==> v30: inputs <==
==> flow/design.v <==
`timescale 1ns / 1ps
module decoder(
    input [1:0] in,
    output reg [3:0] out
    );
    always @(*) begin
        case(in)
            2'b00: out = 4'b1000;
            2'b01: out = 4'b0100;
            2'b10: out = 4'b0010;
            2'b11: out = 4'b0001;
        endcase
    end
endmodule
`timescale 1ns / 1ps
module ARITHMATIC_UNIT #(parameter width = 16)(
    input [width - 1:0] A,
    input [width - 1:0] B,
    input [1:0] ALU_FUN,
    input clk,rst,
    input Arith_Enable,
    output reg [width - 1:0] Arith_OUT,
    output reg Carry_OUT,
    output reg Arith_Flag
    );
    always@(posedge clk or negedge rst) begin
        if (!rst) begin
            Arith_OUT <= 0;
            Arith_Flag <= 0;
            Carry_OUT <= 0;        
        end
        else if (Arith_Enable) begin
            Arith_OUT <= 0;
            Carry_OUT <= 0;
            Arith_Flag <= 1;
            case (ALU_FUN)
                2'b00:
                begin
                    {Carry_OUT,Arith_OUT} <= A+B;
                end
                2'b01:
                begin
                    {Carry_OUT,Arith_OUT} <= A-B;
                end
                2'b10:
                begin
                    {Carry_OUT,Arith_OUT} <= A*B;
                end                
                2'b11:
                begin
                    {Carry_OUT,Arith_OUT} <= (B == 0) ? {1'b0, {width{1'b1}}} : A/B;
                end                
            endcase
        end
        else begin
            Arith_OUT <= 0;
            Arith_Flag <= 0;
            Carry_OUT <= 0;            
        end
    end
endmodule
`timescale 1ns / 1ps
module Logic_Unit #(parameter width = 16)(
    input [width - 1:0] A,
    input [width - 1:0] B,
    input [1:0] ALU_FUN,
    input clk,rst,
    input Logic_Enable,
    output reg [width - 1:0] Logic_OUT,
    output reg Logic_Flag
    );
 always@(posedge clk or negedge rst) begin
        if (!rst) begin
            Logic_OUT <= 0;
            Logic_Flag <= 0;
        end
        else if (Logic_Enable) begin
            Logic_OUT <= 0;
            Logic_Flag <= 1;
            case (ALU_FUN)
                2'b00:
                begin
                    Logic_OUT <= A&B;
                end
                2'b01:
                begin
                    Logic_OUT <= A|B;
                end
                2'b10:
                begin
                    Logic_OUT <= ~(A&B);
                end                
                2'b11:
                begin
                    Logic_OUT <= ~(A|B);
                end                
            endcase
        end
        else begin
            Logic_OUT <= 0;
            Logic_Flag <= 0;
        end
    end
endmodule
`timescale 1ns / 1ps
module CMP_Unit #(parameter width = 16)(
    input [width - 1:0] A,
    input [width - 1:0] B,
    input [1:0] ALU_FUN,
    input clk,rst,
    input CMP_Enable,
    output reg [width - 1:0] CMP_OUT,
    output reg CMP_Flag
    );
always@(posedge clk or negedge rst) begin
        if (!rst) begin
            CMP_OUT <= 0;
            CMP_Flag <= 0;
        end
        else if (CMP_Enable) begin
            CMP_OUT <= 0;
            CMP_Flag <= 1;
            case (ALU_FUN)
                2'b00:
                begin
                    CMP_OUT <= 0;
                end
                2'b01:
                begin
                    CMP_OUT <= (A==B);
                end
                2'b10:
                begin
                    CMP_OUT <= (A>B)? 2:0;
                end                
                2'b11:
                begin
                    CMP_OUT <= (A<B)? 3:0;
                end                
            endcase
        end
        else begin
            CMP_OUT <= 0;
            CMP_Flag <= 0;
        end
    end
endmodule
`timescale 1ns / 1ps
module Shift_Unit #(parameter width = 16)(
    input [width - 1:0] A,
    input [width - 1:0] B,
    input [1:0] ALU_FUN,
    input clk,rst,
    input Shift_Enable,
    output reg [width - 1:0] Shift_OUT,
    output reg Shift_Flag
    );
always@(posedge clk or negedge rst) begin
        if (!rst) begin
            Shift_OUT <= 0;
            Shift_Flag <= 0;
        end
        else if (Shift_Enable) begin
            Shift_OUT <= 0;
            Shift_Flag <= 1;
            case (ALU_FUN)
                2'b00:
                begin
                    Shift_OUT <= A>>1;
                end
                2'b01:
                begin
                    Shift_OUT <= A<<1;
                end
                2'b10:
                begin
                    Shift_OUT <= B>>1;
                end                
                2'b11:
                begin
                    Shift_OUT <= B<<1;
                end                
            endcase
        end
        else begin
            Shift_OUT <= 0;
            Shift_Flag <= 0;
        end
    end
endmodule
`timescale 1ns / 1ps
module ALU_TOP #(parameter width = 16)(
    input [width - 1:0] A,
    input [width - 1:0] B,
    input [3:0] ALU_FUN,
    input clk,rst,
    output  [width - 1:0] Arith_OUT,
    output  Carry_OUT,
    output  Arith_Flag,
    output  [width - 1:0] Logic_OUT,
    output  Logic_Flag,
    output  [width - 1:0] CMP_OUT,
    output  CMP_Flag,
    output  [width - 1:0] Shift_OUT,
    output  Shift_Flag
    );
wire [3:0] enables;
decoder d0 (ALU_FUN[3:2],enables);
ARITHMATIC_UNIT #(width) d1 (A,B,ALU_FUN[1:0],clk,rst,enables[3],Arith_OUT,Carry_OUT,Arith_Flag);
Logic_Unit #(width) d2 (A,B,ALU_FUN[1:0],clk,rst,enables[2],Logic_OUT,Logic_Flag);
CMP_Unit #(width) d3 (A,B,ALU_FUN[1:0],clk,rst,enables[1],CMP_OUT,CMP_Flag);
Shift_Unit #(width) d4 (A,B,ALU_FUN[1:0],clk,rst,enables[0],Shift_OUT,Shift_Flag);
endmodule
==> flow/run.sh <==
#!/bin/bash
# the make line also repeats each setting of config.mk as NAME=value (left out here)
make -C /OpenROAD-flow-scripts/flow DESIGN_CONFIG=/design/flow/config.mk WORK_HOME=/design/flow/orfs CLKGATE_MAP_FILE= finish
==> flow/config.mk <==
export PLATFORM = sky130hd
export DESIGN_NAME = ALU_TOP
export DESIGN_NICKNAME = ALU_TOP
export VERILOG_FILES = /design/flow/design.v
export SDC_FILE = /design/flow/constraint.sdc
export NUM_CORES = 4
export LEC_CHECK = 0
export ABC_AREA = 1
export CAP_MARGIN = 20
export CORE_MARGIN = 2
export CORE_UTILIZATION = 71
export CTS_CLUSTER_DIAMETER = 357
export PLACE_DENSITY = 0.36
export SETUP_SLACK_MARGIN = 1.75
export SLEW_MARGIN = 20
==> flow/constraint.sdc <==
create_clock -name core_clock -period 12.0 [get_ports {clk}]
set_input_delay 2.4000 -clock core_clock [delete_from_list [all_inputs] [get_ports {clk}]]
set_output_delay 2.4000 -clock core_clock [all_outputs]
set_load 0.01 [all_outputs]
==> inputs of v37, as changes to v30 <==
==> flow/config.mk (replaced) <==
export PLATFORM = sky130hd
export DESIGN_NAME = ALU_TOP
export DESIGN_NICKNAME = ALU_TOP
export VERILOG_FILES = /design/flow/design.v
export SDC_FILE = /design/flow/constraint.sdc
export NUM_CORES = 4
export LEC_CHECK = 0
export CAP_MARGIN = 20
export CORE_MARGIN = 2
export CORE_UTILIZATION = 58
export CTS_CLUSTER_DIAMETER = 49
export SETUP_SLACK_MARGIN = 5.0
export SLEW_MARGIN = 20
==> flow/constraint.sdc (replaced) <==
create_clock -name core_clock -period 18.1 [get_ports {clk}]
set_input_delay 3.6200 -clock core_clock [delete_from_list [all_inputs] [get_ports {clk}]]
set_output_delay 3.6200 -clock core_clock [all_outputs]
set_load 0.01 [all_outputs]
==> inputs of v16, as changes to v30 <==
==> flow/config.mk (replaced) <==
export PLATFORM = sky130hd
export DESIGN_NAME = ALU_TOP
export DESIGN_NICKNAME = ALU_TOP
export VERILOG_FILES = /design/flow/design.v
export SDC_FILE = /design/flow/constraint.sdc
export NUM_CORES = 4
export LEC_CHECK = 0
export ABC_AREA = 1
export CAP_MARGIN = 5
export CELL_PAD_IN_SITES_GLOBAL_PLACEMENT = 0
export CORE_ASPECT_RATIO = 0.84
export CORE_MARGIN = 2
export CORE_UTILIZATION = 65
export MAX_ROUTING_LAYER = met4
export SLEW_MARGIN = 20
export TNS_END_PERCENT = 5
==> flow/constraint.sdc (replaced) <==
create_clock -name core_clock -period 39.8 [get_ports {clk}]
set_input_delay 7.9600 -clock core_clock [delete_from_list [all_inputs] [get_ports {clk}]]
set_output_delay 7.9600 -clock core_clock [all_outputs]
set_load 0.01 [all_outputs]
==> impl_summary.log <==
[report] extracting results
INFO  metric placed_cell_area = 0.0209 sq mm
INFO  metric synthAoiAreaFrac = 0.172
INFO  metric syn_inst = 2386
INFO  metric outcome = stopped before the end
INFO  metric exit_stage = 4_1_cts
INFO  metric dp_cells = 3137
INFO  metric fp_util = 0.720
INFO  metric synth_largest_type_area_fraction = 0.193
INFO  metric floorplan.rows = 55
INFO  metric netlist-cell-type-count = 65
INFO  metric toolErrorMsg = [ERROR DPL-0038] Utilization greater than 100%, impossible to legalize
INFO  metric dp_hpwl = 50900 um
INFO  metric post_synth_xor_xnor_area = 0.0609
INFO  metric synthesis.area = 0.0163 sq mm
INFO  metric top_cells_by_count = sky130_fd_sc_hd__nand2_1 (544), sky130_fd_sc_hd__inv_1 (424), sky130_fd_sc_hd__ha_1 (251)
# the run above: v30

==> impl_summary.log <==
[report] implementation figures
INFO  metric outcome = complete, no violations
INFO  metric top_cells_by_count = sky130_fd_sc_hd__nand2_1 (544), sky130_fd_sc_hd__inv_1 (424), sky130_fd_sc_hd__ha_1 (251)
INFO  metric dp_cells = 2763
INFO  metric synth_largest_type_area_fraction = 0.193
INFO  metric fp_util = 0.655
INFO  metric antenna_found_initial = 2
INFO  metric placed_cell_area = 0.0174 sq mm
INFO  metric synthesis.area = 0.0163 sq mm
INFO  metric dp_hpwl = 40300 um
INFO  metric syn_inst = 2386
INFO  metric power.group.top = combinational cells
INFO  metric post_synth_xor_xnor_area = 0.0609
INFO  metric netlist-cell-type-count = 65
# the run above: v16

==> impl_summary.log <==
[report] implementation figures
INFO  metric outcome = finished with violations
INFO  metric so_faults = negative setup slack
INFO  metric synth_largest_type_area_fraction = 0.192
INFO  metric dp_cells = 3008
INFO  metric netlist-cell-type-count = 94
INFO  metric post-route-worst-setup-slack = -10.75 ns
INFO  metric post_synth_xor_xnor_area = 0.0744
INFO  metric report.final.setup_viol = 7
# the run above: v37

